==> inputs of 07-11 <==
==> flow/design.v <==
module top_level(f1,f2,p,in_1,in_2,out,clk,clk2);
input [7:0]in_1, in_2;
input clk;
input clk2;
input [15:0]p;   
input [15:0]f1,f2;  
output [15:0]out;
wire [15:0]a,b;
wire [15:0]r1,r2,r3,r4,r5;
convert inst_1(.float(a), .int8(in_1), .clk(clk));  
convert inst_2(.float(b), .int8(in_2), .clk(clk));
mult inst_3(.B(f1), .C(r1), .A(a), .clk(clk));   
mult inst_4(.B(f2), .C(r2), .A(b), .clk(clk));
main_adder inst_5 (.AA(r1), .BB(r2),.clk(clk), .R_add(r3)); 
mux inst_6(.in1(r4), .in2(p), .sel(clk2), .out(r5));  
main_adder inst_7 (.AA(r3), .BB(r5),.clk(clk), .R_add(r4));  
assign out=r4;
endmodule
module convert( float, int8,clk);
input clk;
output [15:0] float;
input [7:0] int8;
reg [4:0] exp;
reg [9:0] mantissa;
integer i;
always @(negedge clk)
begin
if(int8 != 8'b0) 
begin
for(i = 0; i < 8; i = i + 1)
    if(int8[i]) 
      exp = i;
      if(exp < 10)
      mantissa = int8 << (10 - exp);
      else
      mantissa = int8;
      exp = exp + 15;
 end
else begin
 mantissa=0;
exp=0;
    end
end
assign float = {1'b0, exp, mantissa};
endmodule
module mult(B,C, A, clk);
input  [15:0]A;
input clk;
input [15:0]B;
output reg    [15:0]C;
wire          [5:0]e;   
wire           [21:0]m;  
wire            [10:0]A_m;     
wire            [10:0]B_m;     
reg           [4:0]C_e;  
wire            C_sign;  
reg           [9:0]C_m;  
assign C_sign=(A[15]^B[15]); 
assign e[5:0]=(A[14:10]+B[14:10]-4'b1111); 
assign A_m[10:0]={1'b1, A[9:0]};
assign B_m[10:0]={1'b1, B[9:0]};
assign m[21:0]=(A_m[10:0])*(B_m[10:0]);   
always@(posedge clk)
begin
if (A==0)   
  begin
  C<=16'b0;
  end
else begin
    if (m[21]==1'b1) 
    begin
    C_m=m[20:11];
    C_e=e[4:0]+m[21];
    C<={C_sign,C_e[4:0],C_m[9:0]};
    end 
    else begin
    C_m=m[19:10];
    C_e=e[4:0]+m[21];
    C<={C_sign,C_e[4:0],C_m[9:0]};
    end
end
end
endmodule
module main_adder (AA, BB,clk, R_add);
input [15:0] AA, BB; 
input clk;             
output  [15:0] R_add;                
wire [14:0]temp_Sum_M_C; 
wire [13:0]temp_Sub_M_C, temp_lza_count_reg;
wire [15:0]temp_L, temp_S;
compare_adder inst_1  (.C_L(temp_L), .C_S(temp_S), .A(AA), .B(BB),.clk(clk));  
shift_adder inst_2    ( temp_sign, temp_Sum_M_C, temp_Sub_M_C, temp_lza_count_reg, temp_L, temp_S,clk);
adder inst_3          (R_add, temp_L, temp_S, temp_sign, temp_Sum_M_C, temp_Sub_M_C, temp_lza_count_reg,clk );
endmodule
module compare_adder (C_L, C_S, A, B,clk);
input [15:0] A, B;
input clk;
output reg[15:0] C_L, C_S;
always@ (posedge clk)
if (A[14:0]>=B[14:0])
 begin
C_L<=A[15:0]; C_S<=B[15:0];
 end
 else begin
C_L<=B[15:0]; C_S<=A[15:0];
 end
endmodule
module shift_adder ( sign, Sum_M_C, Sub_M_C, lza_count_reg,L, S,clk);
input [15:0] L, S;  
input clk;             
output reg sign;                       
reg [13:0] M_C_L, M_C_S;        
reg [13:0]M_C_Lnew, M_C_Snew;   
output  reg[14:0] Sum_M_C;             
output  reg[13:0] Sub_M_C;            
reg [13:0] Sub_M_CS;                     
output reg [13:0] lza_count_reg;                
reg [4:0] count; 
always@ (*)
begin
M_C_L[13:0]={1'b1, L[9:0], 3'b000};                      
M_C_S[13:0]={1'b1, S[9:0], 3'b000};
sign=L[15];                                              
M_C_Snew[13:0]=M_C_S[13:0]>>(L[14:10]-S[14:10]);         
M_C_Lnew[13:0]=M_C_L[13:0];                              
Sum_M_C[14:0]=M_C_Lnew[13:0]+ M_C_Snew[13:0];            
Sub_M_C[13:0]=M_C_Lnew[13:0]- M_C_Snew[13:0];            
begin 
lza_count_reg=14;                                            
for( count=0; count<14; count=count+1 ) 
if( Sub_M_C[ count ] ) 
lza_count_reg=13-count; 
end 
end
endmodule
module adder(R_add, L, S, sign, Sum_M_C, Sub_M_C,lza_count_reg,clk );
input clk;
input [15:0] L, S;               
input sign;                       
input [14:0] Sum_M_C;             
input [13:0] Sub_M_C;            
reg [13:0] Sub_M_CS;                     
input [13:0] lza_count_reg;                
output reg [15:0] R_add;                
always @(posedge clk)
begin
if (L==0 &  S==0)
  begin
  R_add<=16'b0;
  end
  else begin
if (L[15]^S[15]==0)            
 begin
R_add[15]<=sign;                      
R_add[14:10]<=L[14:10]+Sum_M_C[14];   
 if (Sum_M_C[14]==1)
 begin
 R_add[9:0]<=Sum_M_C[13:4];
 end 
 else begin
 R_add[9:0]<=Sum_M_C[12:3];             
 end
 end 
 else begin                         
R_add[15]<=sign;
R_add[14:10]<=L[14:10]-lza_count_reg;
Sub_M_CS[13:0]=(Sub_M_C[13:0]<<lza_count_reg);
R_add[9:0]<=Sub_M_CS[12:3];          
end
end
end
endmodule
module mux(in1, in2, sel, out);  
input [15:0]in1,in2;
input sel;
output reg [15:0]out;
 always @ (*)  
 begin : MUX        
   if (sel == 1'b0) begin
      out = in1;
   end else begin
       out = in2 ;
   end
end
endmodule  
==> flow/run.sh <==
#!/bin/bash
# the make line also repeats each setting of config.mk as NAME=value (left out here)
make -C /OpenROAD-flow-scripts/flow DESIGN_CONFIG=/design/flow/config.mk WORK_HOME=/design/flow/orfs CLKGATE_MAP_FILE= finish
==> flow/config.mk <==
export PLATFORM = sky130hd
export DESIGN_NAME = top_level
export DESIGN_NICKNAME = top_level
export VERILOG_FILES = /design/flow/design.v
export SDC_FILE = /design/flow/constraint.sdc
export NUM_CORES = 4
export LEC_CHECK = 0
export ABC_AREA = 1
export CAP_MARGIN = 20
export CORE_ASPECT_RATIO = 0.5
export CORE_MARGIN = 2
export CORE_UTILIZATION = 72
export CTS_CLUSTER_DIAMETER = 361
export CTS_CLUSTER_SIZE = 32
export MAX_ROUTING_LAYER = met5
export MIN_ROUTING_LAYER = met1
export PLACE_DENSITY = 0.65
export SLEW_MARGIN = 20
==> flow/constraint.sdc <==
create_clock -name core_clock -period 8.46 [get_ports {clk}]
set_input_delay 1.6920 -clock core_clock [delete_from_list [all_inputs] [get_ports {clk}]]
set_output_delay 1.6920 -clock core_clock [all_outputs]
set_load 0.01 [all_outputs]
==> 08-28: changes against 07-11 <==
==> flow/config.mk (replaced) <==
export PLATFORM = sky130hd
export DESIGN_NAME = top_level
export DESIGN_NICKNAME = top_level
export VERILOG_FILES = /design/flow/design.v
export SDC_FILE = /design/flow/constraint.sdc
export NUM_CORES = 4
export LEC_CHECK = 0
export CAP_MARGIN = 20
export CORE_MARGIN = 2
export CORE_UTILIZATION = 72
export PLACE_DENSITY = 0.66
export SLEW_MARGIN = 20
==> flow/constraint.sdc (replaced) <==
create_clock -name core_clock -period 10.2 [get_ports {clk}]
set_input_delay 2.0400 -clock core_clock [delete_from_list [all_inputs] [get_ports {clk}]]
set_output_delay 2.0400 -clock core_clock [all_outputs]
set_load 0.01 [all_outputs]
==> 08-25: changes against 07-11 <==
==> flow/config.mk (replaced) <==
export PLATFORM = sky130hd
export DESIGN_NAME = top_level
export DESIGN_NICKNAME = top_level
export VERILOG_FILES = /design/flow/design.v
export SDC_FILE = /design/flow/constraint.sdc
export NUM_CORES = 4
export LEC_CHECK = 0
export ABC_AREA = 1
export CAP_MARGIN = 20
export CORE_MARGIN = 2
export CORE_UTILIZATION = 72
export PLACE_DENSITY_LB_ADDON = 0.28
export SLEW_MARGIN = 20
==> flow/constraint.sdc (replaced) <==
create_clock -name core_clock -period 10.6 [get_ports {clk}]
set_input_delay 2.1200 -clock core_clock [delete_from_list [all_inputs] [get_ports {clk}]]
set_output_delay 2.1200 -clock core_clock [all_outputs]
set_load 0.01 [all_outputs]
==> 12-18: changes against 07-11 <==
==> flow/config.mk (replaced) <==
export PLATFORM = sky130hd
export DESIGN_NAME = top_level
export DESIGN_NICKNAME = top_level
export VERILOG_FILES = /design/flow/design.v
export SDC_FILE = /design/flow/constraint.sdc
export NUM_CORES = 4
export LEC_CHECK = 0
export ABC_AREA = 1
export CAP_MARGIN = 20
export CORE_ASPECT_RATIO = 1.81
export CORE_MARGIN = 9
export CORE_UTILIZATION = 66
export CTS_CLUSTER_DIAMETER = 96
export MAX_ROUTING_LAYER = met5
export MIN_ROUTING_LAYER = met1
export PLACE_DENSITY_LB_ADDON = 0.0
export SETUP_SLACK_MARGIN = -1.91
export SLEW_MARGIN = 20
==> flow/constraint.sdc (replaced) <==
create_clock -name core_clock -period 20.0 [get_ports {clk}]
set_input_delay 4.0000 -clock core_clock [delete_from_list [all_inputs] [get_ports {clk}]]
set_output_delay 4.0000 -clock core_clock [all_outputs]
set_load 0.01 [all_outputs]
==> job_summary.md <==
## Implementation flow summary

| Metric | Value |
|---|---|
| XORs/XNORs by Area | `3.18%` |
| Hold Crit Depth | `0` |
| Global-route met1 utilization | `27.9%` |
| Worst-margin pin slew | `1.03 ns` |
| Status | `timing/DRC/antenna clean` |
| Util after Layout | `72.9%` |
| Mux cell area share | `0.826%` |
| Final WL | `52900 um` |
| Vias in the first global route | `18800` |
| Routed length on met2 | `28400 um` |
| # Cells Yosys | `2841` |
| DPL Wire Length | `43900 um` |
(the above is from 12-18)
==> job_summary.md <==
### Yosys + OpenROAD results

| Metric | Value |
|---|---|
| Status | `aborted with a tool error` |
| XORs/XNORs by Area | `3.76%` |
| Mux cell area share | `5.98%` |
| Synth top area share | `16.1%` |
| Hold_buf cts | `0` |
| Failed at | `5_1_grt` |
| DPL Wire Length | `47500 um` |
| Fp util | `73.7%` |
(the above is from 08-28)
==> job_summary.md <==
## Implementation flow summary

| Metric | Value |
|---|---|
| Final worst setup slack | `-1.43 ns` |
| SO Viols | `setup timing` |
| # setup viols final | `30` |
| DPL Wire Length | `42000 um` |
| Vias in the first global route | `19800` |
| Status | `finished with violations` |
| Hold Crit Depth | `0` |
(the above is from 08-25)
==> job_summary.md <==
## Implementation flow summary

| Metric | Value |
|---|---|
| Routed length on met2 | `30800 um` |
| Final worst setup slack | `-2.51 ns` |
| Util after Layout | `87.2%` |
| Final WL | `69400 um` |
| XORs/XNORs by Area | `3.18%` |
| SO Viols | `setup timing` |
| # setup viols final | `30` |
| Hold Crit Depth | `0` |
| Status | `finished with violations` |
| DPL Wire Length | `41900 um` |
(the above is from 07-11)
